==> design/flow/design.v <==
`timescale 1ns / 1ps
module ted
(
	input         clk,				 
	input         reset,
	input  [15:0] addr_in,
	output [15:0] addr_out,
	input   [7:0] data_in,
	output  [7:0] data_out,
	input         rw,
	output        cpuclk,			 
	output  [6:0] color,				 
	output        csync,
	output reg    hsync,
	output reg    vsync,
	output reg    hblank,
	output reg    vblank_out,
	input         wide,
	output        ce_pix,
	output        irq,
	output        ba,
	output reg    cs_io,
	output reg    cs_ram,
	output reg    cs0,
	output reg    cs1,
	output reg    aec,
	output  [4:0] snd,
	output        pal,
	input   [7:0] k,
	input   [1:0] tvmode,
	output        cpuenable			 
);
parameter TIMER1LO=6'h00;
parameter TIMER1HI=6'h01;
parameter TIMER2LO=6'h02;
parameter TIMER2HI=6'h03;
parameter TIMER3LO=6'h04;
parameter TIMER3HI=6'h05;
parameter CONTROL1=6'h06;
parameter CONTROL2=6'h07;
parameter KEYLATCH=6'h08;
parameter IRQ		=6'h09;
parameter IRQEN	=6'h0A;
parameter RASTER	=6'h0B;
parameter CURPOSHI=6'h0C;
parameter CURPOSLO=6'h0D;
parameter CH1FREQLO=6'h0E;
parameter CH2FREQLO=6'h0F;
parameter CH2FREQHI=6'h10;
parameter SOUNDCTRL=6'h11;
parameter BMAPBASE=6'h12;
parameter CHARBASE=6'h13;
parameter VIDEOBASE=6'h14;
parameter BGCOLOR0=6'h15;
parameter BGCOLOR1=6'h16;
parameter BGCOLOR2=6'h17;
parameter BGCOLOR3=6'h18;
parameter EXCOLOR=6'h19;
parameter CHARPOSRELOADHI=6'h1A;
parameter CHARPOSRELOADLO=6'h1B;
parameter VSCANPOSHI=6'h1C;
parameter VSCANPOSLO=6'h1D;
parameter HSCANPOS=6'h1E;
parameter FLASH_VERTSUB=6'h1F;
parameter ROMEN=6'h3E;
parameter RAMEN=6'h3F;
localparam IDLE=3'b000,THALT1=3'b001,THALT2=3'b010,THALT3=3'b011,TDMA=3'b100;
reg [2:0] dma_state,dma_nextstate;			 
reg [15:0] timer1,timer1_reload;													 
reg [15:0] timer2;																			 
reg [15:0] timer3;																			 
reg test,ecm,bmm,den,rsel;										 
reg [2:0] yscroll;																				 
reg bmm_reg,ecm_reg;																	 
reg reverse,stop,mcm,csel;									          
reg [2:0] xscroll;																				 
reg reverse_reg,mcm_reg;																 
reg [7:0] keylatch;																			 
reg Cnt1Irq,Cnt2Irq,Cnt3Irq,RasterIrq;
wire LPIrq=1'b1;				 
reg enCnt1Irq,enCnt2Irq,enCnt3Irq,enRasterIrq;
wire enLPIrq=1'b0; 	 
reg [8:0] RasterCmp;																			 
reg [9:0] CursorPos;																			 
reg [9:0] Ch1Freq;																			 
reg [9:0] Ch2Freq;																			 
reg damode,ch2noise,ch2en,ch1en;										 
reg [3:0] volume;																				 
reg [2:0] bmapbase;																			 
reg charrom;																						 
reg [5:0] charbase;																			 
reg clkmode;																						 
reg [4:0] vmbase;																				 
reg [6:0] bgcolor0,bgcolor1,bgcolor2,bgcolor3,excolor;	 
reg [9:0] CharPosReload;																	 
reg [8:0] vcounter;							   											 
reg [8:0] hcounter;							   											 
reg [4:0] FlashCount;																			 
reg [2:0] VertSubCount;																		 
reg [7:0] refreshcounter;
reg refresh;
reg [3:0] phicounter;				    			 
reg phi;												 
reg singleclock;									 
reg [8:0] hcounter_next;
reg [8:0] vcounter_next;
reg [8:0] videoline;								 
reg [7:0] dataout_reg;							 
reg [7:0] data_in_reg;									 
reg [5:0] addr_in_reg;									 
reg [6:0] colorreg;								 
reg ramen;											 
reg t1stop,t2stop,t3stop;			 
reg resetRasterIrq, resetCnt1Irq,resetCnt2Irq,resetCnt3Irq;  
reg RasterIrqDone;									 
reg enabledisplay;									 
reg badline2;										 
reg ext_fetch;										 
reg char_fetch;										 
reg dma_window;										 
reg char_window;									 
reg inc_flashcount_window;						 
reg inc_vertsub_window;							 
reg inc_vertline_window;							 
reg hpos_0,hpos_8,hpos_154,hpos_172,hpos_288,hpos_295,hpos_296,hpos_303,hpos_304;
reg hpos_312,hpos_320,hpos_336,hpos_343,hpos_348,hpos_352,hpos_359,hpos_380,hpos_382;
reg hpos_384,hpos_391,hpos_392,hpos_400,hpos_407,hpos_424,hpos_431,hpos_432,hpos_440,hpos_1,hpos_321;
reg inc_charpos;									 
reg [15:0] addr_out_reg;								 
reg [15:0] tedaddress;									 
reg datahold;										 
reg VertSubActive;									 
reg tedwrite_delay;								 
reg csyncreg,palreg,equalization,eq1,eq2;		 
reg [9:0] videocounter;							 
reg inc_videocounter;								 
reg [9:0] videocounter_reload;				 
reg [9:0] CharPosition;							 
reg CharPosLatch;									 
reg latch_window;									 
reg latch_charposition;							 
reg [7:0] attr_buf [0:39];								 
reg [7:0] char_buf [0:39];								 
reg [7:0] nextchar,currentchar,waitingchar,pixelchar;	 
reg [7:0] nextattr,currentattr,waitingattr,pixelattr;	
reg [7:0] nextpixels,currentpixels,waitingpixels;
reg [7:0] pixelshiftreg;							 
reg [5:0] shiftcount;								 
reg verticalscreen;								 
reg widescreen,narrowscreen;				 
reg videoshift;										 
reg nextcursor,currentcursor,waitingcursor;   
reg [6:0] pixelcolor;									 
reg doubleshift;									 
reg dotfetch;												 
reg dotfetch_reg;									 
reg [2:0] xscroll_latch;							 
reg [2:0] yscroll_latch;							 
reg vblank;							 
reg refresh_inc;									 
reg stopreg;											 
reg [1:0] audiocycle;								 
reg [9:0] ch1count,ch2count;			 
reg ch1state,ch2state;						 
reg ch1stateclk_prev,ch2stateclk_prev;
reg [7:0] noisegen;								 
reg [4:0] digivolume;								 
reg [17:0] watchdog_ch1,watchdog_ch2;	 
integer i;
integer j;
integer n;
wire dphi;													 
wire [8:0] EOS,VS_START,VS_STOP,EQ_START,EQ_STOP,VBLANK_START,VBLANK_STOP;		 
wire tick8;													 
wire blanking;												 
wire lowrom,highrom;										 
wire irqpos;												 
wire io,tedreg,tedwrite;								 
wire badline;												 
wire attr_fetch_line;									 
wire tedlatch;												 
wire [7:0] charpointer,attrpointer;
wire multicolor;											 
wire pixelscreen;											 
wire ch1clk,ch2clk;										 
wire ch1stateclk,ch2stateclk;							 
wire ch1audio,ch2audio;									 
wire noise;													 
wire watchdog_ch1max,watchdog_ch2max;				 
wire cycle_end=(phicounter==15)?1'b1:1'b0;				 
wire single_cycle_end=(cycle_end & phi)?1'b1:1'b0;	 
always @(posedge clk) begin									 
	phicounter<=phicounter+1'd1;
	if(reset) begin								 
		phicounter<=4'b0;
	end
end
assign cpuclk = singleclock?phi:dphi;						 
assign dphi = phicounter[3];									 
assign cpuenable=(single_cycle_end)?1'b1:					 
						(cycle_end && !singleclock)?1'b1:
						1'b0;
always @(posedge clk) begin									 
	if (cycle_end)	phi<=~phi;											
	if(reset) begin								 
		phi<=1'b0;
	end
end
always @(posedge clk)											 
	begin
	if(single_cycle_end)											 
		singleclock<=((enabledisplay & ext_fetch) | refresh | clkmode | stop);		 
		if(reset) begin								 
		singleclock<=1'b0;
	end
end
always @(posedge clk)
	begin
	if(single_cycle_end)
		stopreg<=stop;
		if(reset) begin								 
		stopreg<=1'b0;
	end
end
always @(posedge clk)											 
	begin
	if(hpos_296)
		ext_fetch<=0;
	else if(hpos_400)
		ext_fetch<=1;
		if(reset) begin								 
		ext_fetch<=1'b0;
	end
end
assign attr_fetch_line=(videoline>=0 && videoline<203);
always @(posedge clk)											 
	begin
	if(hpos_336)
		refresh<=0;
	else if(hpos_296)
		refresh<=1;
		if(reset) begin								 
		refresh<=1'b0;
	end
end
always @(posedge clk)											 
	begin
	if(hpos_343)
		refresh_inc<=0;
	else if(hpos_303)
		refresh_inc<=1;
		if(reset) begin								 
		refresh_inc<=1'b0;
	end
end
always @(posedge clk)
	begin
		if(single_cycle_end & (refresh_inc|stopreg))
					refreshcounter<=refreshcounter+1'd1;
		else	if(hpos_431 & (videoline==0|refresh_inc|stopreg))
			refreshcounter<=8'h00;
		if(reset) begin								 
		refreshcounter<=8'h00;
	end
end
assign tick8=(phicounter[1:0]==3)?1'b1:1'b0;  
assign ce_pix = tick8;
always @(posedge clk)
	begin
		hcounter<=hcounter_next;
		vcounter<=vcounter_next;
		if(hpos_392)
			videoline<=vcounter;
		if(reset) begin								 
		hcounter<=9'b0;
		vcounter<=9'b0;
		videoline<=9'b0;
	end
end
always @*									 
	begin
	hcounter_next=hcounter;
		if (tedlatch & addr_in_reg[5:0]==HSCANPOS)								 
			begin
				hcounter_next=hcounter+1'd1;
				hcounter_next[8:3]=~data_in_reg[7:2];		 
			end
		else if (tick8 & ~stopreg)
			begin
				if (hcounter==9'd455)
					hcounter_next=9'd0;
				else
					hcounter_next=hcounter+1'd1;
			end
	end
always @*									 
	begin
	vcounter_next=vcounter;
		if(tedwrite & addr_in[5:1]==5'b01110)								 
			begin
			if(addr_in[0]==0)
				vcounter_next={data_in[0],vcounter[7:0]};
			else vcounter_next={vcounter[8],data_in};
			end
		else if(inc_vertline_window & single_cycle_end)
				begin
					if (vcounter==EOS)
							vcounter_next=0;
					else	vcounter_next=vcounter+1'd1;
				end
	end
always @(posedge clk)
	begin
	if(hpos_384)
		inc_vertline_window<=1;
	else if (single_cycle_end)
		inc_vertline_window<=0;
		if(reset) begin								 
		inc_vertline_window<=1'b0;
	end
end
always @(posedge clk) begin
	if(tedwrite)												 
		begin
		if (addr_in[5:0]==TIMER1LO)
			begin
				timer1[7:0]<=data_in;
				timer1_reload[7:0]<=data_in;
				t1stop<=1;
			end
		if (addr_in[5:0]==TIMER1HI)
			begin
				timer1[15:8]<=data_in;
				timer1_reload[15:8]<=data_in;
				t1stop<=0;
			end
		end
	if(phicounter==7 && ~phi & ~t1stop & ~stopreg)			 
		begin															
		if(timer1==0)											
			timer1<=timer1_reload-1'd1;
		else
			timer1<=timer1-1'd1;
		end
	if(reset) begin
		t1stop <= 1;
		timer1 <= 16'hFFFF;
	end
	if(reset) begin								 
		timer1_reload<=16'b0;
	end
end
always @(posedge clk) begin
	if(tedwrite)													 
		begin
		if (addr_in[5:0]==TIMER2LO)
			begin
				timer2[7:0]<=data_in;
				t2stop<=1;
			end
		if (addr_in[5:0]==TIMER2HI)
			begin
				timer2[15:8]<=data_in;
				t2stop<=0;
			end
		end
	else if(phicounter==15 && phi==0 && t2stop==0 && stopreg==0)		 
	begin
		timer2<=timer2-1'd1;
	end
	if(reset) begin
		t2stop <= 1;
		timer2 <= 16'hFFFF;
	end
end
always @(posedge clk) begin
	if(tedwrite)
		begin
		if (addr_in[5:0]==TIMER3LO)							 
			begin
				timer3[7:0]<=data_in;
				t3stop<=1;
			end
		if (addr_in[5:0]==TIMER3HI)
			begin
				timer3[15:8]<=data_in;
				t3stop<=0;
			end
		end
	if(phicounter==7 && phi==1 && t3stop==0 && stopreg==0)				 
		begin
		timer3<=timer3-1'd1;
		end
	if(reset) begin
		t3stop <= 1;
		timer3 <= 16'hFFFF;
	end
end
assign irqpos=(phicounter==4 & ~phi)?1'b1:1'b0;
always @(posedge clk)
	begin
	if(reset|resetCnt1Irq)
		Cnt1Irq<=0;
	else if(irqpos && timer1==0)
		Cnt1Irq<=1;
	end
always @(posedge clk)
	begin
	if(reset|resetCnt2Irq)
		Cnt2Irq<=0;
	else if(irqpos && timer2==0)
		Cnt2Irq<=1;
	end
always @(posedge clk)
	begin
	if(reset|resetCnt3Irq)
		Cnt3Irq<=0;
	else if(irqpos && timer3==0) 
		Cnt3Irq<=1;
	end
always @(posedge clk)
	begin
	if (reset|resetRasterIrq)
		RasterIrq<=0;
	else	if (RasterCmp==vcounter)
		begin
		if(~RasterIrqDone & tick8)			 
			begin
			RasterIrq<=1;
			RasterIrqDone<=1;
			end
		end
	else RasterIrqDone<=0;
		if(reset) begin								 
		RasterIrqDone<=1'b0;
	end
end
assign irq=~((enCnt1Irq & Cnt1Irq)|(enCnt2Irq & Cnt2Irq)| (enCnt3Irq & Cnt3Irq) | (enRasterIrq & RasterIrq) | (enLPIrq & LPIrq));
always @(posedge clk)
	begin
		if((singleclock & ~phi) | (dma_state==TDMA))
			aec<=0;
		else aec<=1;
		if(reset) begin								 
		aec<=0;
	end
end
assign ba=(dma_state==IDLE)?1'b1:1'b0;
assign badline=((yscroll_latch==videoline[2:0]) & enabledisplay & attr_fetch_line)?1'b1:1'b0;			 
always @(posedge clk)
	begin
	if(inc_vertline_window & single_cycle_end)
		begin
		if(badline)
			badline2<=1;
		else if(badline2)
			badline2<=0;
		end
		if(reset) begin								 
		badline2<=1'b0;
	end
end
always @(posedge clk)										 
	begin
	if(single_cycle_end)
		yscroll_latch<=yscroll;
		if(reset) begin								 
		yscroll_latch<=3'b0;
	end
end
always @(posedge clk)
	begin
	if(videoline==0 && den==1)
		enabledisplay<=1;
	if(videoline==204)
		enabledisplay<=0;
		if(reset) begin								 
		enabledisplay<=1'b0;
	end
end
always @(posedge clk)					 
	begin
	if(videoline==9'd204)
		char_fetch<=0;
	else if(badline2)
		char_fetch<=1;
		if(reset) begin								 
		char_fetch<=1'b0;
	end
end
always @(posedge clk)					 
	begin
	if(hpos_296)
		inc_charpos<=0;
	else if(hpos_432)
		inc_charpos<=1;
		if(reset) begin								 
		inc_charpos<=1'b0;
	end
end
always @(posedge clk)					 
	begin
	latch_charposition<=0;
	if(hpos_288)
		latch_window<=1;
	else if(single_cycle_end & latch_window)
		begin
		latch_window<=0;
		latch_charposition<=1;			 
		end
		if(reset) begin								 
		latch_charposition<=1'b0;
		latch_window<=1'b0;
	end
end
always @(posedge clk)
	begin
	if(hpos_392)
		begin
		if(VertSubCount==6)
			CharPosLatch<=1;				 
		else 
			CharPosLatch<=0;
		end
		if(reset) begin								 
		CharPosLatch<=1'b0;
	end
end
always @(posedge clk)					 
	begin
	if(tedwrite & addr_in[5:0]==CHARPOSRELOADHI)
			CharPosReload[9:8]<=data_in[1:0];
	else if(tedwrite & addr_in[5:0]==CHARPOSRELOADLO)
			CharPosReload[7:0]<=data_in;
	else if(hpos_392 & videoline==EOS)		 
			CharPosReload<=0;
	else if(CharPosLatch & latch_charposition & VertSubActive)				 
			CharPosReload<=CharPosition;
		if(reset) begin								 
		CharPosReload<=10'b0;
	end
end
always @(posedge clk)									 
	begin
	if(hpos_392)											 
		CharPosition<=0;
	else
		begin
		if(hpos_432 & enabledisplay & VertSubActive)										 
			CharPosition<=CharPosReload;
		else if(inc_charpos & single_cycle_end)
			CharPosition<=CharPosition+1'd1;
		end
		if(reset) begin								 
		CharPosition<=10'b0;
	end
end
always @(posedge clk)
	begin
	dma_state<=dma_nextstate;
		if(reset) begin								 
		dma_state<=IDLE;
	end
end
always @*
	begin
	dma_nextstate=dma_state;
	case(dma_state)
	IDLE:		begin	
				if((badline|badline2) & dma_window)
					dma_nextstate=THALT1;
				end
	THALT1:	begin
				if((badline|badline2) & dma_window & single_cycle_end)
					dma_nextstate=THALT2;
				else if (~dma_window | ~(badline|badline2))
					dma_nextstate=IDLE;
				end
	THALT2:	begin
				if((badline|badline2) & dma_window & single_cycle_end)
					dma_nextstate=THALT3;
				else if (~dma_window | ~(badline|badline2))
					dma_nextstate=IDLE;
				end
	THALT3:	begin
				if((badline|badline2) & dma_window & single_cycle_end)
					dma_nextstate=TDMA;
				else if (~dma_window | ~(badline|badline2))
					dma_nextstate=IDLE;
				end
	TDMA:		begin
				if (~dma_window | ~(badline|badline2))
					dma_nextstate=IDLE;
				end
	default:	dma_nextstate=IDLE;
	endcase	
	end
always @(posedge clk)
	begin
	if(hpos_407 & tick8)
		dma_window<=1;
	else if(hpos_295 & tick8)
		dma_window<=0;
		if(reset) begin								 
		dma_window<=1'b0;
	end
end
always @(posedge clk)				 
	begin
	if(enabledisplay)
		begin
		if(hpos_296 | shiftcount==6'd40)
			inc_videocounter<=0;
		else if(hpos_432)
			inc_videocounter<=1;
		end
		if(reset) begin								 
		inc_videocounter<=1'b0;
	end
end
always @(posedge clk)
	begin
	if(hpos_392 & videoline==EOS)	 
		videocounter_reload<=0;
		else if(inc_videocounter && hcounter_next == 9'd432 && tick8)  
		videocounter_reload<=videocounter+1'd1;
	else if(VertSubCount==6 && latch_charposition && enabledisplay)			 
		videocounter_reload<=videocounter;
		if(reset) begin								 
		videocounter_reload<=10'b0;
	end
end	
always @(posedge clk)						 
	begin
	if(enabledisplay)
		begin
		if(hpos_432)
			videocounter<=videocounter_reload;
		else if(inc_videocounter & single_cycle_end)							 
			videocounter<=videocounter+1'd1;
		end
		if(reset) begin								 
		videocounter<=10'b0;
	end
end
always @(posedge clk)
	begin
	if(single_cycle_end)
		begin
		if(inc_videocounter)
			begin
			if(badline)	begin									 
				attr_buf[0]<=data_in;
				end
			else begin
				attr_buf[0]<=attr_buf[39];
				end
			for(i=1;i<40;i=i+1) begin
				attr_buf[i]<=attr_buf[i-1];
				end
			nextattr<=attr_buf[39];
			shiftcount<=shiftcount+1'd1;
			if(((CursorPos==CharPosition) && VertSubActive) || (CursorPos==0 && CharPosition==0))					 
				nextcursor<=1;
			else nextcursor<=0;
			end
		else begin
			nextattr<=0;
			shiftcount<=0;
			end
		end
		if(reset) begin								 
		for(i=0;i<=39;i=i+1) attr_buf[i]<=8'd0;
		nextattr<=8'b0;
		shiftcount<=6'b0;
		nextcursor<=1'b0;
	end
end
always @(posedge clk)
	begin
	if(single_cycle_end)
		begin
		if(inc_videocounter)
			begin
			if(badline2) begin
				char_buf[0]<=data_in;
				nextchar<=data_in;
				end
			else begin
				char_buf[0]<=char_buf[39];
				nextchar<=char_buf[39];
				end
			for(j=1;j<40;j=j+1) begin
				char_buf[j]<=char_buf[j-1];
				end
			end 	
		else begin
			nextchar<=0;
			end
		end
		if(reset) begin								 
		for(i=0;i<=39;i=i+1) char_buf[i]<=8'd0;
		nextchar<=8'b0;
	end
end
always @(posedge clk)							 
	begin
	if(hpos_304)
		char_window<=0;
	else if(hpos_440 & enabledisplay)
		char_window<=1;
		if(reset) begin								 
		char_window<=1'b0;
	end
end
always @(posedge clk)								 
	begin
	if(char_window)
		begin
		if(hpos_440)
			nextpixels<=0;
		else if(cycle_end & ~phi)
			nextpixels<=data_in;
		end
		if(reset) begin								 
		nextpixels<=8'b0;
	end
end
always @(posedge clk)
	begin
	if(hpos_392)					
		inc_vertsub_window<=1;
	else if(single_cycle_end)
		inc_vertsub_window<=0;
	if (hpos_380 & badline)													 
		VertSubActive<=1;
	else if (~enabledisplay)												 
		VertSubActive<=0;
		if(reset) begin								 
		inc_vertsub_window<=1'b0;
		VertSubActive<=1'b0;
	end
end
always @(posedge clk)
		begin
			if(tedwrite && addr_in[5:0]==FLASH_VERTSUB)					 
				VertSubCount<=data_in[2:0];
			else 
				if(inc_vertsub_window & single_cycle_end)					 
						if (videoline==0)											 
							VertSubCount<=3'd7;
						else if(enabledisplay & VertSubActive) 
							VertSubCount<=VertSubCount+1'd1;					 
			if(reset) begin								 
		VertSubCount<=3'b0;
	end
end
always @(posedge clk)
	begin
	if(hpos_348)
		inc_flashcount_window<=1;
	else if(single_cycle_end)
		inc_flashcount_window<=0;
	if(tedwrite && addr_in[5:0]==FLASH_VERTSUB)
			FlashCount[3:0]<=data_in[6:3];
	else if(videoline==205 & inc_flashcount_window & single_cycle_end)
			FlashCount<=FlashCount+1'd1;
		if(reset) begin								 
		inc_flashcount_window<=1'b0;
		FlashCount<=5'b0;
	end
end
always @(hcounter)
	begin
	hpos_0=0;
	hpos_1=0;
	hpos_8=0;
	hpos_154=0;
	hpos_172=0;
	hpos_288=0;
	hpos_295=0;
	hpos_296=0;
	hpos_303=0;
	hpos_304=0;
	hpos_312=0;
	hpos_320=0;
	hpos_321=0;
	hpos_336=0;
	hpos_343=0;
	hpos_348=0;
	hpos_352=0;
	hpos_359=0;
	hpos_380=0;
	hpos_382=0;
	hpos_384=0;
	hpos_391=0;
	hpos_392=0;
	hpos_400=0;
	hpos_407=0;
	hpos_424=0;
	hpos_431=0;
	hpos_432=0;
	hpos_440=0;
	case (hcounter)
				0:		hpos_0=1;				 
				1:    hpos_1=1;
				8:		hpos_8=1;				 
				154:  hpos_154=1;				 
				172:	hpos_172=1;				 
				288:	hpos_288=1;				 
				295:	hpos_295=1;				 
				296:	hpos_296=1;				 
				303:	hpos_303=1;				 
				304:  hpos_304=1;				 
				312:	hpos_312=1;				 
				320: 	hpos_320=1;				 
				321:  hpos_321=1;
				336:  hpos_336=1;				 
				343:	hpos_343=1;				 
				348:	hpos_348=1;				 
				352:	hpos_352=1;				 
				359:	hpos_359=1;				 
				380:	hpos_380=1;
				382:	hpos_382=1;				 
				384:	hpos_384=1;				 
				391: 	hpos_391=1;	
				392:	hpos_392=1;				 
				400:  hpos_400=1;				 
				407:	hpos_407=1;				 
				424:	hpos_424=1;				 
				431:	hpos_431=1;				 
				432:	hpos_432=1;				 
				440:  hpos_440=1;				 
				default:;
	endcase				
end
always @(posedge clk)									 
	begin
		if(rsel==1) begin
			if(videoline==9'd4)					 
				verticalscreen<=1;
			else if (videoline==9'd204)			 
				verticalscreen<=0;
		 end
		else begin
			if(videoline==9'd8)					 
				verticalscreen<=1;
			else if(videoline==9'd200)			 
				verticalscreen<=0;
		end
		if(reset) begin								 
		verticalscreen<=1'b0;
	end
end
always @(posedge clk)									 
	begin
		if(enabledisplay & verticalscreen) 
			begin 
				if(hpos_320 & tick8)
					widescreen<=0;
				else if (hpos_0 & tick8)
					widescreen<=1;
				if(hpos_312 & tick8)
					narrowscreen<=0;
				else if (hpos_8 & tick8)
					narrowscreen<=1;
			end
		if(reset) begin								 
		widescreen<=1'b0;
		narrowscreen<=1'b0;
	end
end
always @(posedge clk)
	begin
	if (hpos_312)
		videoshift<=0;
	else if(enabledisplay & hpos_440)
		videoshift<=1;
		if(reset) begin								 
		videoshift<=1'b0;
	end
end
always @(posedge clk)						 
	begin
	if(hpos_440)
		begin
		waitingattr<=0;
		waitingchar<=0;
		waitingpixels<=0;
		currentattr<=0;
		currentchar<=0;
		currentpixels<=0;
		end
	else if(cycle_end & videoshift)
		begin
		if(phi)
			begin
			currentchar<=nextchar;
			waitingchar<=currentchar;
			currentattr<=nextattr;
			waitingattr<=currentattr;
			waitingpixels<=currentpixels;
			currentcursor<=nextcursor;
			waitingcursor<=currentcursor;
			end
		else if(~phi)
			currentpixels<=nextpixels;
		end
		if(reset) begin								 
		waitingattr<=8'b0;
		waitingchar<=8'b0;
		waitingpixels<=8'b0;
		currentattr<=8'b0;
		currentchar<=8'b0;
		currentpixels<=8'b0;
		currentcursor<=1'b0;
		waitingcursor<=1'b0;
	end
end
wire cursor=(waitingcursor & ~FlashCount[4]);
always @(posedge clk)										 
	begin
	if (single_cycle_end)
		begin
		xscroll_latch<=xscroll;
		ecm<=ecm_reg;
		bmm<=bmm_reg;
		reverse<=reverse_reg;
		mcm<=mcm_reg;
		end
		if(reset) begin								 
		xscroll_latch<=3'b0;
		ecm<=1'b0;
		bmm<=1'b0;
		reverse<=1'b0;
		mcm<=1'b0;
	end
end
always @(posedge clk)										 
	begin
	if(videoshift | widescreen)												 
		begin
		if(tick8)									
			begin
				doubleshift<=~doubleshift;
				if(hcounter[2:0] == xscroll_latch)				 
					begin
					doubleshift<=0;
					if(cursor & ~bmm & ~ecm & ~mcm)		 
						pixelshiftreg<=waitingpixels^8'hFF;
					else pixelshiftreg<=waitingpixels;
					pixelattr<=waitingattr;					 
					pixelchar<=waitingchar;
					end
				else
					begin
					if(~multicolor)
						pixelshiftreg<={pixelshiftreg[6:0],1'b0};
					else if(doubleshift)											 
						pixelshiftreg<={pixelshiftreg[5:0],2'b0};
					end
			end
		end
	else pixelshiftreg<=0;									 
		if(reset) begin								 
		doubleshift<=1'b0;
		pixelshiftreg<=8'b0;
		pixelattr<=8'b0;
		pixelchar<=8'b0;
	end
end
assign pixelscreen=(csel)?widescreen:narrowscreen;					 
assign multicolor= mcm & (ecm | pixelattr[3] | bmm);			 
always @*									 
	begin
	pixelcolor=bgcolor0;
	if(pixelscreen & enabledisplay)
		begin
			if (~bmm & ~ecm) 				 
				begin
				if(~multicolor)					 
					begin
					if((reverse|mcm)?pixelshiftreg[7]:(pixelshiftreg[7]& ~(pixelattr[7] & FlashCount[4]))^pixelchar[7])
						pixelcolor=pixelattr[6:0];
					end
				else 
					begin						 
						case(pixelshiftreg[7:6])
							2'b00:	pixelcolor=bgcolor0;
							2'b01:	pixelcolor=bgcolor1;
							2'b10:	pixelcolor=bgcolor2;
							2'b11:	pixelcolor={pixelattr[6:4],1'b0,pixelattr[2:0]};
						endcase
					end				
				end
			else if (~mcm & ~bmm & ecm)		 
				begin
					if(pixelshiftreg[7])
						pixelcolor=pixelattr[6:0];
					else begin
						case(pixelchar[7:6])
							2'b00:	pixelcolor=bgcolor0;
							2'b01:	pixelcolor=bgcolor1;
							2'b10:	pixelcolor=bgcolor2;
							2'b11:	pixelcolor=bgcolor3;
						endcase
					end	
				end
			else if(~mcm & bmm & ~ecm)			 
				begin
				if(pixelshiftreg[7])
					pixelcolor={pixelattr[2:0],pixelchar[7:4]};
				else pixelcolor={pixelattr[6:4],pixelchar[3:0]};
				end
			else if(mcm & bmm & ~ecm)		  
				begin
				case(pixelshiftreg[7:6])
							2'b00:	pixelcolor=bgcolor0;
							2'b01:	pixelcolor={pixelattr[2:0],pixelchar[7:4]};
							2'b10:	pixelcolor={pixelattr[6:4],pixelchar[3:0]};
							2'b11:	pixelcolor=bgcolor1;
						endcase
				end
			else										 
				begin
				pixelcolor=7'b0;
				end
		end
	else
			pixelcolor=excolor;
	end
always @(posedge clk)						 
	begin
	if (tick8)
		if(~blanking)
		colorreg<=pixelcolor;
		else colorreg<=0;
		if(reset) begin								 
		colorreg<=7'b0;
	end
end
assign pal = !tvmode ? !palreg : tvmode[0];
assign EOS = pal?9'd311:9'd261;					 
assign VS_START = pal?9'd254:9'd229;			 
assign VS_STOP = pal?9'd257:9'd232; 			 
assign EQ_START = pal?9'd251:9'd226;			 
assign EQ_STOP = pal?9'd260:9'd235;				 
assign VBLANK_START = pal?9'd251:9'd226; 		 
assign VBLANK_STOP = pal?9'd269:9'd244;		 
always @(posedge clk)								 
	begin
	csyncreg<=(equalization)?(eq1&eq2)^vsync:hsync;
		if(reset) begin								 
		csyncreg<=1'b0;
	end
end
always @(posedge clk)								 
	begin
	if (videoline==VS_START && hpos_400)
		vsync<=1;
	else if (videoline==VS_STOP && hpos_400)
		vsync<=0;
		if(reset) begin								 
		vsync<=0;
	end
end
always @(posedge clk)								 
	begin
	if(videoline==EQ_START && hpos_400)
		equalization<=1;
	else if (videoline==EQ_STOP && hpos_400)
		equalization<=0;
		if(reset) begin								 
		equalization<=1'b0;
	end
end
always @(posedge clk)								 
	begin
	if(hpos_154)
		eq1<=0;
	else if (hpos_172)
		eq1<=1;
	if(hpos_382)
		eq2<=0;
	else if (hpos_400)
		eq2<=1;
		if(reset) begin								 
		eq1<=1'b1;
		eq2<=1'b1;
	end
end
always @(posedge clk)								 
	begin
	if(hpos_359)
		hsync<=0;
	else if (hpos_391)
		hsync<=1;
		if(reset) begin								 
		hsync<=0;
	end
end
always @(posedge clk) begin							 
	if((wide && hpos_1) || (~wide && hpos_424)) begin										
		if(videoline==VBLANK_STOP) vblank_out<=0;
		hblank<=0;
	end else if((wide && hpos_321) || (~wide && hpos_352)) begin		 
		if(videoline==VBLANK_START) vblank_out<=1;
		hblank<=1;
	end
	if(reset) begin								 
		vblank_out<=0;
		hblank<=0;
	end
end
always @(posedge clk)							 
	begin
	if(videoline==VBLANK_STOP)
		vblank<=0;
	else if(videoline==VBLANK_START)
		vblank<=1;
		if(reset) begin								 
		vblank<=1'b0;
	end
end
assign blanking=hblank|vblank;
assign csync=csyncreg;
assign color=colorreg;
always @(posedge clk)		 
	begin
case (phicounter)			 
	1:		begin	
				cs_io<=1;
				cs_ram<=1;
				cs0<=1;
				cs1<=1;
			end
	7:		if(io) cs_io<=0;
			else if(~tedreg) begin
				cs_ram<=0;
				if(rw & ((~ramen & ~dotfetch_reg) | (charrom & dotfetch_reg ))) begin	 
					cs0<=~lowrom;	          
					cs1<=~highrom;           
					cs_ram<=lowrom|highrom;  
				end
			end
	endcase
	if(reset) begin								 
		cs_io<=1;
		cs_ram<=1;
		cs0<=1;
		cs1<=1;
	end
	end
assign lowrom=(addr_in[15:14]==2'b10);							 
assign highrom=(addr_in[15:14]==2'b11);							 
assign io=(addr_in[15:8]==8'hFD || addr_in[15:8]==8'hFE);	 
assign tedreg=(addr_in[15:6]==10'b1111111100 && (addr_in[5]==0 || addr_in[5:1]==7'b11111));		 
assign addr_out=(~aec)?addr_out_reg:16'hffff;
always @(posedge clk)
	begin
		if(cycle_end)
			begin
			addr_out_reg<=tedaddress;
			dotfetch_reg<=dotfetch;
			end
		if(reset) begin								 
		addr_out_reg<=0;
		dotfetch_reg<=1'b0;
	end
end
assign charpointer=(inc_videocounter)?((badline2)?data_in:char_buf[39]):8'd0;	
always @*
	begin
	tedaddress=16'hffff;
	dotfetch=0;
	if(phi==0)						 
		begin
		if(dma_state==TDMA)
			tedaddress={vmbase,(badline)?1'b0:1'b1,videocounter};				 
		end
	else  
		begin						  
		if(refresh_inc|stopreg)				 
			tedaddress={8'hff,refreshcounter};
		else if(inc_charpos & char_fetch)
			begin
			dotfetch=1;
			if(~bmm)				 
				begin
				tedaddress=(~reverse)?{charbase[5:0],charpointer[6:0],VertSubCount}:{charbase[5:1],charpointer,VertSubCount};
				tedaddress[10:9]=(ecm)?2'b00:tedaddress[10:9];
				end
			else
				tedaddress={bmapbase,CharPosition,VertSubCount};	 
			end
		end
	end
assign tedwrite=tedreg&~rw&cycle_end;		 
assign tedlatch=tedwrite_delay & (phicounter==3);		 
always @(posedge clk)
	begin
		if(tedwrite)
			tedwrite_delay<=1;
		else if (phicounter==3)
			tedwrite_delay<=0;
		if(reset) begin								 
		tedwrite_delay<=1'b0;
	end
end
always @(posedge clk)
	begin
	if(reset) ramen <= 0;
	resetRasterIrq<=1'b0;
	resetCnt1Irq<=1'b0;
	resetCnt2Irq<=1'b0;
	resetCnt3Irq<=1'b0;
	if (tedwrite)											 
		begin
		data_in_reg<=data_in;
		addr_in_reg<=addr_in[5:0];
			case(addr_in[5:0])
				CONTROL1:	 
							begin
							test<=data_in[7];
							ecm_reg<=data_in[6];
							bmm_reg<=data_in[5];
							den<=data_in[4];
							rsel<=data_in[3];
							yscroll<=data_in[2:0];
							end
				CONTROL2:	 
							begin
							reverse_reg<=data_in[7];
							palreg<=data_in[6];
							stop<=data_in[5];
							mcm_reg<=data_in[4];
							csel<=data_in[3];
							xscroll<=data_in[2:0];
							end
				KEYLATCH:	 
							keylatch<=k[7:0];
				IRQ:			 
							begin
							resetCnt3Irq<=data_in[6];
							resetCnt2Irq<=data_in[4];
							resetCnt1Irq<=data_in[3];
							resetRasterIrq<=data_in[1];
							end
				IRQEN:		 
							begin
							enCnt3Irq<=data_in[6];
							enCnt2Irq<=data_in[4];
							enCnt1Irq<=data_in[3];
							enRasterIrq<=data_in[1];
							RasterCmp[8]<=data_in[0];
							end
				RASTER:		 
							RasterCmp[7:0]<=data_in;
				CURPOSHI:	 
							CursorPos[9:8]<=data_in[1:0];
				CURPOSLO:	 
							CursorPos[7:0]<=data_in;
				CH1FREQLO:	 
							Ch1Freq[7:0]<=data_in;
				CH2FREQLO:	 
							Ch2Freq[7:0]<=data_in;
				CH2FREQHI:	 
							Ch2Freq[9:8]<=data_in[1:0];
				SOUNDCTRL:	 
							begin
							damode<=data_in[7];
							ch2noise<=data_in[6];
							ch2en<=data_in[5];
							ch1en<=data_in[4];
							volume<=data_in[3:0];
							end
				BMAPBASE:	 
							begin
							bmapbase<=data_in[5:3];
							charrom<=data_in[2];
							Ch1Freq[9:8]<=data_in[1:0];
							end
				CHARBASE:	 
							begin
							charbase<=data_in[7:2];
							clkmode<=data_in[1];
							end
				VIDEOBASE:	 
							vmbase<=data_in[7:3];
				BGCOLOR0:	 
							bgcolor0<=7'h7f;
				BGCOLOR1:	 
							bgcolor1<=7'h7f;
				BGCOLOR2:	 
							bgcolor2<=7'h7f;
				BGCOLOR3:	 
							bgcolor3<=7'h7f;
				EXCOLOR:		 
							excolor<=7'h7f;
				ROMEN:		ramen<=1'b0;
				RAMEN:		ramen<=1'b1;
				default:;
			endcase
		end
	else if (tedlatch)			 
		case(addr_in_reg[5:0])
				BGCOLOR0:	 
							bgcolor0<=data_in_reg[6:0];
				BGCOLOR1:	 
							bgcolor1<=data_in_reg[6:0];
				BGCOLOR2:	 
							bgcolor2<=data_in_reg[6:0];
				BGCOLOR3:	 
							bgcolor3<=data_in_reg[6:0];
				EXCOLOR:		 
							excolor<=data_in_reg[6:0];
				default:;
		endcase
		if(reset) begin								 
		resetRasterIrq<=0;
		resetCnt1Irq<=0;
		resetCnt2Irq<=0;
		resetCnt3Irq<=0;
		data_in_reg<=0;
		addr_in_reg<=0;
		test<=1'b0;
		ecm_reg<=1'b0;
		bmm_reg<=1'b0;
		den<=1'b0;
		rsel<=1'b0;
		yscroll<=3'b0;
		reverse_reg<=1'b0;
		palreg<=1'b0;
		stop<=1'b0;
		mcm_reg<=1'b0;
		csel<=1'b0;
		xscroll<=3'b0;
		keylatch<=8'hff;
		enCnt3Irq<=1'b0;
		enCnt2Irq<=1'b0;
		enCnt1Irq<=1'b0;
		enRasterIrq<=1'b0;
		RasterCmp<=9'b0;
		CursorPos<=10'b0;
		Ch1Freq<=10'b0;
		Ch2Freq<=10'b0;
		damode<=1'b0;
		ch2noise<=1'b0;
		ch2en<=1'b0;
		ch1en<=1'b0;
		volume<=4'b0;
		bmapbase<=3'b0;
		charrom<=1'b0;
		charbase<=6'b0;
		clkmode<=1'b0;
		vmbase<=5'b0;
		bgcolor0<=7'b0;
		bgcolor1<=7'b0;
		bgcolor2<=7'b0;
		bgcolor3<=7'b0;
		excolor<=7'b0;
	end
end
always @(posedge clk)
	begin
	if(tedreg & rw)
		begin
		if(phicounter==7)										 
			begin
				case(addr_in[5:0])
				TIMER1LO:	 
							dataout_reg<=timer1[7:0];
				TIMER1HI:	 
							dataout_reg<=timer1[15:8];
				TIMER2LO:	 
							dataout_reg<=timer2[7:0];
				TIMER2HI:	 
							dataout_reg<=timer2[15:8];
				TIMER3LO:	 
							dataout_reg<=timer3[7:0];
				TIMER3HI:	 
							dataout_reg<=timer3[15:8];
				CONTROL1:	 
							begin
							dataout_reg[7]<=test;
							dataout_reg[6]<=ecm;
							dataout_reg[5]<=bmm;
							dataout_reg[4]<=den;
							dataout_reg[3]<=rsel;
							dataout_reg[2:0]<=yscroll;
							end
				CONTROL2:	 
							begin
							dataout_reg[7]<=reverse;
							dataout_reg[6]<=~pal;
							dataout_reg[5]<=stop;
							dataout_reg[4]<=mcm;
							dataout_reg[3]<=csel;
							dataout_reg[2:0]<=xscroll;
							end
				KEYLATCH:	 
							begin
							dataout_reg<=keylatch;
							end
				IRQ:			 
							begin
							dataout_reg[7]<=~irq;
							dataout_reg[6]<=Cnt3Irq;
							dataout_reg[4]<=Cnt2Irq;
							dataout_reg[3]<=Cnt1Irq;
							dataout_reg[2]<=LPIrq;			 
							dataout_reg[1]<=RasterIrq;
							end
				IRQEN:		 
							begin
							dataout_reg[6]<=enCnt3Irq;
							dataout_reg[4]<=enCnt2Irq;
							dataout_reg[3]<=enCnt1Irq;
							dataout_reg[2]<=enLPIrq;			 
							dataout_reg[1]<=enRasterIrq;
							dataout_reg[0]<=RasterCmp[8];
							end
				RASTER:		 
							dataout_reg<=RasterCmp[7:0];
				CURPOSHI:	 
							dataout_reg[1:0]<=CursorPos[9:8];
				CURPOSLO:	 
							dataout_reg<=CursorPos[7:0];
				CH1FREQLO:	 
							dataout_reg<=Ch1Freq[7:0];
				CH2FREQLO:	 
							dataout_reg<=Ch2Freq[7:0];
				CH2FREQHI:	 
							begin
							dataout_reg[7]<=1'b0;				 
							dataout_reg[1:0]<=Ch2Freq[9:8];
							end
				SOUNDCTRL:  
							begin
							dataout_reg[7]<=damode;
							dataout_reg[6]<=ch2noise;
							dataout_reg[5]<=ch2en;
							dataout_reg[4]<=ch1en;
							dataout_reg[3:0]<=volume;
							end
				BMAPBASE:   
							begin
							dataout_reg[5:3]<=bmapbase;
							dataout_reg[2]<=charrom;
							dataout_reg[1:0]<=Ch1Freq[9:8];
							end
				CHARBASE:   
							begin
							dataout_reg[7:2]<=charbase;
							dataout_reg[1]<=clkmode;
							dataout_reg[0]<=~ramen;
							end
				VIDEOBASE:  
							dataout_reg[7:3]<=vmbase;
				BGCOLOR0:  
							dataout_reg[6:0]<=bgcolor0;
				BGCOLOR1:  
							dataout_reg[6:0]<=bgcolor1;
				BGCOLOR2:  
							dataout_reg[6:0]<=bgcolor2;
				BGCOLOR3:  
							dataout_reg[6:0]<=bgcolor3;
				EXCOLOR:  
							dataout_reg[6:0]<=excolor;
				CHARPOSRELOADHI:  
							dataout_reg[1:0]<=CharPosReload[9:8];
				CHARPOSRELOADLO:  
							dataout_reg<=CharPosReload[7:0];
				VSCANPOSHI:	 
							dataout_reg[0]<=vcounter[8];
				VSCANPOSLO:  
							dataout_reg<=vcounter[7:0];
				HSCANPOS:	 
							dataout_reg<={hcounter[8:2],1'b0};
				FLASH_VERTSUB:  
							begin
							dataout_reg[6:3]<=FlashCount[3:0];
							dataout_reg[2:0]<=VertSubCount;
							end
				ROMEN:	 
							dataout_reg<=8'h00;
				RAMEN:	 
							dataout_reg<=8'h00;
				default:;
				endcase
			end
		else if(phicounter==10)								 
			datahold<=1;
		end
	if(phicounter==1)
		begin
		datahold<=0;
		dataout_reg<=8'hff;
		end
		if(reset) begin								 
		dataout_reg<=8'hff;
		datahold<=1'b0;
	end
end
assign data_out=(datahold)?dataout_reg:8'hff;
assign snd=(ch1audio ? digivolume : 5'd0)+(ch2audio ? digivolume : 5'd0);  
always @(posedge clk)						 
	begin
	if(single_cycle_end)
		audiocycle<=audiocycle+1'd1;
		if(reset) begin								 
		audiocycle<=2'b0;
	end
end
assign ch1clk=single_cycle_end&(audiocycle==2'b11);		 
assign ch2clk=single_cycle_end&(audiocycle==2'b01);		 
always @(posedge clk)
	begin
	if(ch1clk)
		begin
		if((ch1count==10'h3ff) || damode)
			ch1count<=Ch1Freq+1'd1;
		else	ch1count<=ch1count+1'd1;
		end
		if(reset) begin								 
		ch1count<=10'b0;
	end
end
assign ch1stateclk=(ch1count==10'h3ff)?1'b1:1'b0;
always @(posedge clk)	 
	begin
	ch1stateclk_prev<=ch1stateclk;
	if(damode|watchdog_ch1max)							 
		ch1state<=0;
	else if(~ch1stateclk_prev & ch1stateclk)		 
				ch1state<=~ch1state;						 
		if(reset) begin								 
		ch1stateclk_prev<=1'b0;
		ch1state<=1'b0;
	end
end
assign ch1audio=(ch1en)?~ch1state:1'b0;		 
always @(posedge clk)									 
	begin
	if((~ch1stateclk_prev & ch1stateclk)|watchdog_ch1max)		 
		watchdog_ch1<=0;
	else if(ch1clk)										 
		watchdog_ch1<=watchdog_ch1+1'd1;
		if(reset) begin								 
		watchdog_ch1<=18'b0;
	end
end
assign watchdog_ch1max=(watchdog_ch1==18'd188416)?1'b1:1'b0;	
always @(posedge clk)
	begin
	if(ch2clk)
		begin
		if((ch2count==10'h3ff) || damode)
			ch2count<=Ch2Freq+1'd1;
		else	ch2count<=ch2count+1'd1;
		end
		if(reset) begin								 
		ch2count<=10'b0;
	end
end
assign ch2stateclk=(ch2count==10'h3ff)?1'b1:1'b0;
always @(posedge clk)	 
	begin
	ch2stateclk_prev<=ch2stateclk;
	if(damode)												 
		ch2state<=0;
	else if(~ch2stateclk_prev & ch2stateclk)		 
				ch2state<=~ch2state;						 
		if(reset) begin								 
		ch2stateclk_prev<=1'b0;
		ch2state<=1'b0;
	end
end
assign ch2audio=(ch2en)?~ch2state:noise;		 
always @(posedge clk)									 
	begin
	if((~ch2stateclk_prev & ch2stateclk)|watchdog_ch2max)		 
		watchdog_ch2<=0;
	else if(ch2clk)										 
		watchdog_ch2<=watchdog_ch2+1'd1;
		if(reset) begin								 
		watchdog_ch2<=18'b0;
	end
end
assign watchdog_ch2max=(watchdog_ch2==18'd188416)?1'b1:1'b0;	
always @(posedge clk)
	begin
	if(damode)
		noisegen<=0;
	else if(~ch2stateclk_prev & ch2stateclk)
		begin
		for(n=1;n<8;n=n+1)
			begin
			noisegen[n]<=noisegen[n-1];
			end
		noisegen[0]<=1'b1^noisegen[7]^noisegen[5]^noisegen[4]^noisegen[1];
		end
		if(reset) begin								 
		noisegen<=8'b0;
	end
end
assign noise=(ch2noise)?noisegen[0]:1'b0;		 
always @*								 
	begin
	case (volume)
				0: digivolume=0;
				1: digivolume=1;
				2: digivolume=3;
				3: digivolume=5;
				4: digivolume=7;
				5: digivolume=9;
				6: digivolume=11;
				7: digivolume=13;
		default:	digivolume=15;
	endcase
	end
endmodule
==> design/flow/run.sh <==
#!/bin/bash
# the make line also repeats each setting of config.mk as NAME=value (left out here)
make -C /OpenROAD-flow-scripts/flow DESIGN_CONFIG=/design/flow/config.mk WORK_HOME=/design/flow/orfs CLKGATE_MAP_FILE= finish
==> design/flow/config.mk <==
export PLATFORM = sky130hd
export DESIGN_NAME = ted
export DESIGN_NICKNAME = ted
export VERILOG_FILES = /design/flow/design.v
export SDC_FILE = /design/flow/constraint.sdc
export NUM_CORES = 4
export LEC_CHECK = 0
export CAP_MARGIN = 20
export CORE_MARGIN = 2
export CORE_UTILIZATION = 72
export CTS_CLUSTER_SIZE = 51
export PLACE_DENSITY = 0.35
export SETUP_SLACK_MARGIN = 0.85
export SLEW_MARGIN = 20
==> design/flow/constraint.sdc <==
create_clock -name core_clock -period 3.39 [get_ports {clk}]
set_input_delay 0.6780 -clock core_clock [delete_from_list [all_inputs] [get_ports {clk}]]
set_output_delay 0.6780 -clock core_clock [all_outputs]
set_load 0.01 [all_outputs]
==> results of run 1 <==
## metal layers
metal  wire [µm]  vias to the layer above  part of all wire [%]  track usage [%]
li1            -                    22600                     -                -
met1       63500                    24000                    36             55.5
met2       79100                     3581                    45             71.1
met3       20300                      930                    11             10.1
met4       13800                        4                   7.8             27.2
met5          30                        -                 0.017                0
## stage by stage
stage | cell area, µm² | worst slack (ns) | total power (µW)
finish | 59400 | 0.294 | 28700
global route | 59400 | 0.186 | 29200
CTS | 58600 | 0.256 | 28500
detailed placement | 53800 | -0.213 | 15100
global placement | 53800 | -0.203 | 15100
floorplan | 51500 | 0.510 | 14800
## cell type report
class	instances	area (µm²)	area share (%)
antenna	3	7.51	0.0126
tap	950	1190	2.00
clock inverter	47	741	1.25
inverter	53	199	0.335
clock buffer	163	3350	5.64
sequential	1193	23900	40.3
multi-input combinational	4822	26100	43.8
timing repair buffer	399	3960	6.67
## repair_timing
action                                  CTS  global route
endpoints found under the hold margin     0             0
gates resized                           125           132
buffers inserted                         29            35
pin swaps                                24            45
gates cloned                              6             4
endpoints found under the setup margin  926           581
==> job_summary.md, run 1 <==
## Synthesis and layout report

| Metric | Value |
|---|---|
| Fin Hold WS | `0.449 ns` |
| Sequential cell power | `about 14000 µW` |
| Die H | `roughly 270 µm` |
| Comb pwr share | `under 10%` |
| RSZ-0062 raised after global routing | `yes` |
| Syn_nets | `approximately 6700` |
| CTS tree | `built` |
| R2R Setup Slk | `0.70 ns` |
| Via Count | `~51000` |
| Post-synth top area cell | `dfxtp_1` |
| Register area share after synthesis | `approximately 46%` |
| Aoi share | `between 10% and 20%` |
| Most frequent cells after synthesis | `nand2_1 (1869), dfxtp_1 (1193), a21oi_1 (948)` |
| Critical path launch point | `noisegen[0]` |
| Sink Count | `approximately 1200` |
| Minimum clock period | `about 3.1 ns` |
| Achievable Freq | `0.323 GHz` |
| H-tree depth | `3` |
| Slew margin rel. | `between 20 and 30%` |
| Max VDD drop | `roughly 0.56 mV` |
| Cell family with most CP delay | `flip-flops` |
| Final Skew | `~0.057 ns` |
| Inst Count DP | `about 7300` |
| Flip-flops with a built-in enable | `0` |
| Post-DP HPWL | `107000 µm` |
| CTS root buffer | `clkbuf_16` |
| Clk ins delay skew pair | `between 0.7 and 0.8 ns` |
| # DRC | `0` |
| Fraction of registers with async set/reset | `0%` |
| Yosys cell count | `about 6600` |
| Reg2Reg Depth | `10` |
| Yosys stat chip area | `~51000 µm²` |
| Cell area leaders | `dfxtp_1 (46%), nand2_1 (14%), a21oi_1 (9.2%)` |
| Yosys warning count | `3` |
| Num CTS Buffers | `approximately 110` |
| Max_cap viols | `0` |
| DIE AREA | `roughly 74000 µm²` |
| Hold Crit Start | `attr_buf[28][1]` |
| CP Max Fanout | `4` |
| XOR-XNOR Cells, Area Fraction | `about 2.1%` |
| Switch share | `between 20 and 25%` |
| Post-synthesis cell type count | `97` |
| P&R area growth vs syn | `15.5%` |
| NumNets Final | `about 6700` |
| Status | `finished clean` |
| WP depth | `9` |
| Hold path cells | `2` |
| Final Max Tran Viols | `0` |
| Reg2reg start | `phicounter[1]` |
| Final core occ | `83.6%` |
| Final WL | `approximately 180000 µm` |
| Hold worst-path end | `attr_buf[29][1]` |
| Gr usage total | `roughly 45%` |
| Period utilization | `~90%` |
| Post-Syn Area per Cell | `around 7.8 µm²` |
| # hold bufs at CTS | `0` |
| Mux area share | `3.67%` |
| Comb pwr | `about 860 µW` |
| TNS Setup | `0 ns` |
| First-pass GRT wire length | `approximately 260000 µm` |
| Vias in the first global route | `approximately 47000` |
| # fillers | `just under 4000` |
| Top-count cell post-synth | `nand2_1` |
| Arrival time worst endpoint | `around 2.4 ns` |
| Capturing element type of the critical path | `output pin` |
| Tool warnings | `approximately 59` |
| Post-route ant nets | `0` |
| DIE WIDTH | `roughly 270 µm` |
| Final Hold Viols | `0` |
| Largest net degree at the start of global routing | `approximately 190` |
| Mapped cell area | `approximately 51000 µm²` |
| PwrDens | `482 nW/µm²` |
| Crit-path cells | `nand2_2 -> mux2_4 -> or2_4 -> inv_2 -> ha_4 -> a21o_1 -> a21oi_2 -> xnor2_1 -> buf_2` |
| Effective utilization at floorplan | `a little over 70%` |
| Post-route insts no fill | `between 7000 and 8000` |
| Int Power | `about 22000 µW` |
| Adder share | `less than 1%` |
| Grt ovf | `0` |
| Worst r2r dst | `videocounter_reload[3]` |
| Clock Power | `roughly 14000 µW` |
| Initial antenna violation count | `5` |
| DRT Pass-1 Iters | `11` |
| Clock power share | `approximately 48%` |
| Sequential Power Share | `roughly half` |
| Wirelength per Cell | `about 23 µm` |
| Final setup viols | `0` |
| I/O pin count | `90` |
| Clock transition at path regs | `~0.070 ns` |
| Post-Syn Instances | `approximately 6600` |
| Vias/cell | `around 6.7` |
| Initial drt markers | `between 7000 and 8000` |
| Worst hold-check path type | `reg -> reg` |
| Worst setup path endpoint | `snd[3]` |
| Synth Area in Simple Gates | `between 20 and 30%` |
| GP Congestion | `1.07` |
| Ys flop type | `dfxtp_1` |
| Clk buf depth | `3` |
| Pleak | `~0.02 µW` |
| Core area | `around 71000 µm²` |
| CP bufs+invs | `2` |
| Net switching power figure | `about 6400 µW` |
| Critical path's largest stage delay | `between 0.3 and 0.4 ns` |
| Main logic family after synthesis | `simple AND/OR/NAND/NOR gates` |
| Row Count | `around 100` |
| Largest power group | `registers` |
| Flops after synth | `about 1200` |
| Synth top area share | `46.4%` |
| Input/output buffers | `about 89` |
| Tightest Pin Transition | `1.06 ns` |
| Setup CP Type | `reg -> out` |
| CP max stage cell | `dfxtp_2` |
| Crit path required time | `about 2.7 ns` |
| Setup crit start kind | `register` |
==> inputs of run 2 (changes only) <==
CAP_MARGIN = 0   (was 20)
CTS_CLUSTER_SIZE = 45   (was 51)
PLACE_DENSITY = 0.37   (was 0.35)
SETUP_SLACK_MARGIN = 0.66   (was 0.85)
clock period = 3.35 ns   (was 3.39 ns; I/O delays follow)
==> job_summary.md, run 2 <==
## Synthesis and layout report

| Metric | Value |
|---|---|
| Final WL | `189000 µm (was 177000 µm)` |
| Largest power group | `registers (unchanged)` |
| GP Congestion | `1.09 (was 1.07)` |
| Reg2Reg Depth | `9 (was 10)` |
| DIE WIDTH | `271 µm (unchanged)` |
| CTS tree | `built (unchanged)` |
| Int Power | `22300 µW (about the same)` |
| Mux area share | `3.67% (unchanged)` |
| Crit-path cells | `nand2_1 -> mux2_4 -> or2_4 -> inv_2 -> ha_4 -> a21o_1 -> a21oi_2 -> xnor2_1 -> buf_2 (was nand2_2 -> mux2_4 -> or2_4 -> inv_2 -> ha_4 -> a21o_1 -> a21oi_2 -> xnor2_1 -> buf_2)` |
| NumNets Final | `6659 (was 6655)` |
| XOR-XNOR Cells, Area Fraction | `2.11% (unchanged)` |
| Input/output buffers | `89 (unchanged)` |
| Achievable Freq | `0.322 GHz` |
| Initial drt markers | `9607 (was 7859)` |
| Arrival time worst endpoint | `2.43 ns (was 2.42 ns)` |
| Adder share | `0.914% (unchanged)` |
| CP bufs+invs | `2 (unchanged)` |
| Status | `finished clean (unchanged)` |
| Pleak | `0.0203 µW (was 0.0205 µW)` |
| Core area | `71100 µm² (unchanged)` |
| I/O pin count | `90 (unchanged)` |
| Synth Area in Simple Gates | `25.1% (unchanged)` |
| Tool warnings | `67 (was 59)` |
| Switch share | `23.6% (was 22.3%)` |
| RSZ-0062 raised after global routing | `yes (unchanged)` |
| H-tree depth | `3 (unchanged)` |
| WP depth | `9 (unchanged)` |
| Syn_nets | `6655 (unchanged)` |
| Mapped cell area | `51400 µm² (unchanged)` |
| Vias/cell | `6.84 (was 6.70)` |
| Post-Syn Area per Cell | `7.82 µm² (unchanged)` |
| Post-synth top area cell | `dfxtp_1 (unchanged)` |
| Clock transition at path regs | `0.06 ns (was 0.07 ns)` |
| Yosys stat chip area | `51400 µm² (unchanged)` |
| Critical path launch point | `ch2noise (was noisegen[0])` |
| Setup ws final | `0.248 ns (was 0.294 ns)` |
| Register area share after synthesis | `46.4% (unchanged)` |
| Synth top area share | `46.4% (unchanged)` |
| Ys flop type | `dfxtp_1 (unchanged)` |
| Cell area leaders | `dfxtp_1 (46%), nand2_1 (14%), a21oi_1 (9.2%) (unchanged)` |
| Initial antenna violation count | `8 (was 5)` |
| Slew margin rel. | `19.0% (was 29.5%)` |
| Worst setup path endpoint | `snd[3] (unchanged)` |
| CP max stage cell | `dfxtp_2 (unchanged)` |
| Fraction of registers with async set/reset | `0% (unchanged)` |
| Most frequent cells after synthesis | `nand2_1 (1869), dfxtp_1 (1193), a21oi_1 (948) (unchanged)` |
| Cell family with most CP delay | `flip-flops (unchanged)` |
| Post-synthesis cell type count | `97 (unchanged)` |
| Max_cap viols | `0 (unchanged)` |
| Period utilization | `92.6% (was 91.3%)` |
| Flops after synth | `1193 (unchanged)` |
| R2R Setup Slk | `0.65 ns (was 0.70 ns)` |
| Row Count | `98 (unchanged)` |
| Final Max Tran Viols | `0 (unchanged)` |
| Clock Power | `14100 µW (was 13700 µW)` |
| Clk buf depth | `3 (unchanged)` |
| CTS root buffer | `clkbuf_16 (unchanged)` |
| DIE AREA | `73600 µm² (unchanged)` |
| Final Cell Area | `59000 µm² (was 59400 µm²)` |
| Minimum clock period | `slightly above 3 ns` |
| Net switching power figure | `6890 µW (was 6400 µW)` |
| Clk ins delay skew pair | `0.81 ns (was 0.72 ns)` |
| Reg2reg start | `phicounter[1] (unchanged)` |
| Final setup viols | `0 (unchanged)` |
| Tightest Pin Transition | `1.20 ns (was 1.06 ns)` |
| Hold worst-path end | `pixelchar[3] (was attr_buf[29][1])` |
| Final Hold Viols | `0 (unchanged)` |
| Post-DP HPWL | `109000 µm (was 107000 µm)` |
| # hold bufs at CTS | `0 (unchanged)` |
| Sink Count | `1193 (unchanged)` |
| Comb pwr share | `3.0% (about the same)` |
| First-pass GRT wire length | `280000 µm (was 263000 µm)` |
| Grt ovf | `0 (unchanged)` |
| Yosys warning count | `3 (unchanged)` |
| Post-route ant nets | `0 (unchanged)` |
| Main logic family after synthesis | `simple AND/OR/NAND/NOR gates (unchanged)` |
| Aoi share | `17.6% (unchanged)` |
| Effective utilization at floorplan | `72.3% (unchanged)` |
| Sequential Power Share | `48.7% (was 49.0%)` |
| Yosys cell count | `6580 (unchanged)` |
| Post-Syn Instances | `6580 (unchanged)` |
| Top-count cell post-synth | `nand2_1 (unchanged)` |
| # DRC | `0 (unchanged)` |
| Vias in the first global route | `49400 (was 47300)` |
| PwrDens | `495 nW/µm² (was 482 nW/µm²)` |
| Largest net degree at the start of global routing | `238 (was 187)` |
| Hold Crit Start | `reset (was attr_buf[28][1])` |
| P&R area growth vs syn | `14.7% (was 15.5%)` |
| DRT Pass-1 Iters | `10 (was 11)` |
| Critical path's largest stage delay | `0.34 ns (was 0.35 ns)` |
| Final Skew | `0.108 ns (was 0.0569 ns)` |
| Num CTS Buffers | `112 (was 111)` |
| Worst r2r dst | `char_buf[0][1] (was videocounter_reload[3])` |
| Max VDD drop | `0.694 mV (was 0.562 mV)` |
| Setup CP Type | `reg -> out (unchanged)` |
| CP Max Fanout | `3 (was 4)` |
| Via Count | `52200 (was 51100)` |
| Final core occ | `83.0% (was 83.6%)` |
| Crit path required time | `2.68 ns (was 2.71 ns)` |
| Die H | `271 µm (unchanged)` |
| Setup crit start kind | `register (unchanged)` |
| Placed Area | `54300 µm² (was 53800 µm²)` |
| Clock power share | `48.3% (was 48.0%)` |
| Gr usage total | `48.0% (was 44.7%)` |
| Flip-flops with a built-in enable | `0 (unchanged)` |
| Capturing element type of the critical path | `output pin (unchanged)` |
| Sequential cell power | `14200 µW (was 14000 µW)` |
| Hold path cells | `2 (unchanged)` |
| Wirelength per Cell | `24.7 µm (was 23.2 µm)` |
| Place WS | `-0.0647 ns (was -0.213 ns)` |
| Worst hold-check path type | `in -> reg (was reg -> reg)` |
| Comb pwr | `873 µW (was 863 µW)` |
==> run 2: area by class of cell <==
class	instances	area, µm²
Multi-Input combinational cell	4821	25800
Sequential cell	1193	23900
Fill cell	3867	12100
Timing Repair Buffer	403	3850
Clock buffer	153	3250
Tap cell	950	1190
Clock inverter	57	797
Inverter	53	199
Antenna cell	4	10.0
==> run 2: routing by layer <==
layer | GRT usage (%) | share of wire, % | vias to the layer above
met4 | 30.9 | 8.0 | 12
met3 | 10.1 | 12 | 1085
met5 | 0 | 0.041 | -
li1 | - | - | 22600
met1 | 58.5 | 35 | 24300
met2 | 77.4 | 45 | 4237
==> run 2: stage by stage <==
stage,power [µW],hold WS (ns),instances,TNS (ns)
after detailed placement,15300,0.389,7386,-0.336
after global placement,15300,0.376,7386,-0.00976
after global routing,29600,0.309,7630,0
after CTS,28800,0.314,7610,0
final,29200,0.319,7634,0
after floorplan,15000,0.373,6580,0
==> run 2: repair_timing <==
item                                    4_1_cts  5_1_grt
pin swaps                                    12       15
gates cloned                                  0        4
endpoints found under the setup margin      296      193
buffers inserted                             14       16
gates resized                                68       62
==> inputs of run 3 (changes only) <==
CAP_MARGIN = 20   (was 0)
CELL_PAD_IN_SITES_GLOBAL_PLACEMENT = 2   (was default)
CORE_ASPECT_RATIO = 1.84   (was default)
CORE_MARGIN = 10   (was 2)
CORE_UTILIZATION = 62   (was 72)
CTS_CLUSTER_DIAMETER = 381   (was default)
CTS_CLUSTER_SIZE = 77   (was 45)
PLACE_DENSITY = 0.35   (was 0.37)
SETUP_SLACK_MARGIN = -0.18   (was 0.66)
TNS_END_PERCENT = 10   (was default)
clock period = 10.0 ns   (was 3.35 ns; I/O delays follow)
==> job_summary.md, run 3 <==
### Metrics collected by this job

| Metric | Value |
|---|---|
| Status | `did not finish (was finished clean)` |
| Fail Step | `3_1_place_gp_skip_io` |
| Err | `[ERROR GPL-0301] Utilization 119.224 % exceeds 100%.` |
| Top-count cell post-synth | `nand2_1 (unchanged)` |
| Most frequent cells after synthesis | `nand2_1 (1869), dfxtp_1 (1193), a21oi_1 (948) (unchanged)` |
| Yosys cell count | `6580 (unchanged)` |
| Post-Syn Area per Cell | `7.82 µm² (unchanged)` |
| Flops after synth | `1193 (unchanged)` |
| Mapped cell area | `51400 µm² (unchanged)` |
| Aoi share | `17.6% (unchanged)` |
| Cell area leaders | `dfxtp_1 (46%), nand2_1 (14%), a21oi_1 (9.2%) (unchanged)` |
| Synth Area in Simple Gates | `25.1% (unchanged)` |
| Fraction of registers with async set/reset | `0% (unchanged)` |
| XOR-XNOR Cells, Area Fraction | `2.11% (unchanged)` |
| Mux area share | `3.67% (unchanged)` |
| Ys flop type | `dfxtp_1 (unchanged)` |
| DIE WIDTH | `232 µm (was 271 µm)` |
| Post-synth top area cell | `dfxtp_1 (unchanged)` |
| Die H | `411 µm (was 271 µm)` |
| Yosys warning count | `3 (unchanged)` |
| Post-Syn Instances | `6580 (unchanged)` |
| Yosys stat chip area | `51400 µm² (unchanged)` |
| Post-synthesis cell type count | `97 (unchanged)` |
| Adder share | `0.914% (unchanged)` |
| Register area share after synthesis | `46.4% (unchanged)` |
| Row Count | `143 (was 98)` |
| DIE AREA | `95400 µm² (was 73600 µm²)` |
| Effective utilization at floorplan | `62.4% (was 72.3%)` |
| Syn_nets | `6655 (unchanged)` |
| Core area | `82500 µm² (was 71100 µm²)` |
| Synth top area share | `46.4% (unchanged)` |
| Flip-flops with a built-in enable | `0 (unchanged)` |
| Main logic family after synthesis | `simple AND/OR/NAND/NOR gates (unchanged)` |
==> inputs of run 4 (changes only) <==
CAP_MARGIN = 40   (was 20)
CELL_PAD_IN_SITES_GLOBAL_PLACEMENT = default   (was 2)
CORE_ASPECT_RATIO = default   (was 1.84)
CORE_MARGIN = 2   (was 10)
CORE_UTILIZATION = 70   (was 62)
CTS_CLUSTER_DIAMETER = default   (was 381)
CTS_CLUSTER_SIZE = 43   (was 77)
PLACE_DENSITY = default   (was 0.35)
SETUP_SLACK_MARGIN = 0.65   (was -0.18)
TNS_END_PERCENT = default   (was 10)
clock period = 3.32 ns   (was 10.0 ns; I/O delays follow)
==> job_summary.md, run 4 <==
## Synthesis and layout report

| Metric | Value |
|---|---|
| Status | `finished clean (was did not finish)` |
| Die H | `275 µm (was 411 µm)` |
| Yosys warning count | `3 (unchanged)` |
| Arrival time worst endpoint | `between 2 and 3 ns` |
| Place WS | `-0.0703 ns` |
| Sequential Power Share | `48.6%` |
| NumNets Final | `between 6000 and 7000` |
| P&R area growth vs syn | `15.2%` |
| Period utilization | `95.2%` |
| XOR-XNOR Cells, Area Fraction | `2.11% (unchanged)` |
| R2R Setup Slk | `0.46 ns` |
| Final setup viols | `0` |
| Post-synth top area cell | `dfxtp_1 (unchanged)` |
| Reg2reg start | `ch1count[1]` |
| Top-count cell post-synth | `nand2_1 (unchanged)` |
| Worst hold-check path type | `in -> reg` |
| Largest power group | `registers` |
| DRT Pass-1 Iters | `14` |
| Post-Syn Instances | `6580 (unchanged)` |
| Synth Area in Simple Gates | `25.1% (unchanged)` |
| Clk buf depth | `3` |
| Setup CP Type | `reg -> out` |
| Cell area leaders | `dfxtp_1 (46%), nand2_1 (14%), a21oi_1 (9.2%) (unchanged)` |
| Pleak | `roughly 0.020 µW` |
| I/O pin count | `roughly 90` |
| Cell family with most CP delay | `flip-flops` |
| Final Max Tran Viols | `0` |
| Sink Count | `approximately 1200` |
| Switch share | `roughly a quarter` |
| Ys flop type | `dfxtp_1 (unchanged)` |
| Max VDD drop | `around 0.8 mV` |
| DIE AREA | `75700 µm² (was 95400 µm²)` |
| Fraction of registers with async set/reset | `0% (unchanged)` |
| Max_cap viols | `0` |
| Sequential cell power | `between 10000 and 15000 µW` |
| Register area share after synthesis | `46.4% (unchanged)` |
| Slew margin rel. | `24.3%` |
| Vias in the first global route | `50000` |
| Grt ovf | `0` |
| Initial antenna violation count | `12` |
| # DRC | `0` |
| Clock Power | `around 14000 µW` |
| Critical path's largest stage delay | `0.34 ns` |
| CTS tree | `built` |
| Effective utilization at floorplan | `70.6% (was 62.4%)` |
| CTS root buffer | `clkbuf_16` |
| Setup crit start kind | `register` |
| # hold bufs at CTS | `0` |
| Num CTS Buffers | `approximately 110` |
| PwrDens | `approximately 500 nW/µm²` |
| Adder share | `0.914% (unchanged)` |
| Clock transition at path regs | `0.06 ns` |
| Capturing element type of the critical path | `output pin` |
| Clock power share | `48.3%` |
| Final Skew | `between 0.1 and 0.15 ns` |
| Post-synthesis cell type count | `97 (unchanged)` |
| Achievable Freq | `between 0.3 and 0.4 GHz` |
| Worst setup path endpoint | `snd[3]` |
| Flops after synth | `1193 (unchanged)` |
| RSZ-0062 raised after global routing | `yes` |
| Yosys stat chip area | `51400 µm² (unchanged)` |
| Final Hold Viols | `0` |
| CP max stage cell | `dfxtp_2` |
| Aoi share | `17.6% (unchanged)` |
| Yosys cell count | `6580 (unchanged)` |
| First-pass GRT wire length | `287000 µm` |
| Comb pwr share | `slightly above 3%` |
| Initial drt markers | `about 11000` |
| Crit-path cells | `nand2_2 -> mux2_4 -> or2_4 -> inv_2 -> ha_4 -> a21o_1 -> a21oi_2 -> xnor2_1 -> buf_2` |
| Int Power | `22500 µW` |
| Reg2Reg Depth | `10` |
## run 4: through the flow
step,util (%),total power [µW],area (µm²)
after floorplan,-,15100,51500
after global placement,74.7,15500,54400
after detailed placement,74.7,15500,54400
after CTS,80.6,29000,58700
after global routing,81.4,29800,59300
final,81.4,29500,59300
## run 4: cell type report
cell class	instances	area (µm²)
Fill cell	3913	13600
Tap cell	959	1200
Antenna cell	7	17.5
Sequential cell	1193	23900
Timing Repair Buffer	429	4080
Inverter	53	199
Clock buffer	156	3250
Clock inverter	52	764
Multi-Input combinational cell	4822	25900
## run 4: timing repair
| action | 4_1_cts | 5_1_grt |
|---|---|---|
| gates cloned | 1 | 4 |
| pin swaps | 12 | 24 |
| setup buffers | 15 | 18 |
| endpoints found under the setup margin | 244 | 222 |
| gates resized | 67 | 75 |
## run 4: layer usage
metal | vias to the layer above | GRT usage (%) | routed length (µm)
li1 | 22600 | - | -
met1 | 25100 | 59.7 | 69800
met2 | 5334 | 76.7 | 87900
met3 | 1746 | 10.5 | 26800
met4 | 16 | 31.4 | 19900
met5 | - | 0 | 137
Power is estimated from default activity; no workload was simulated.
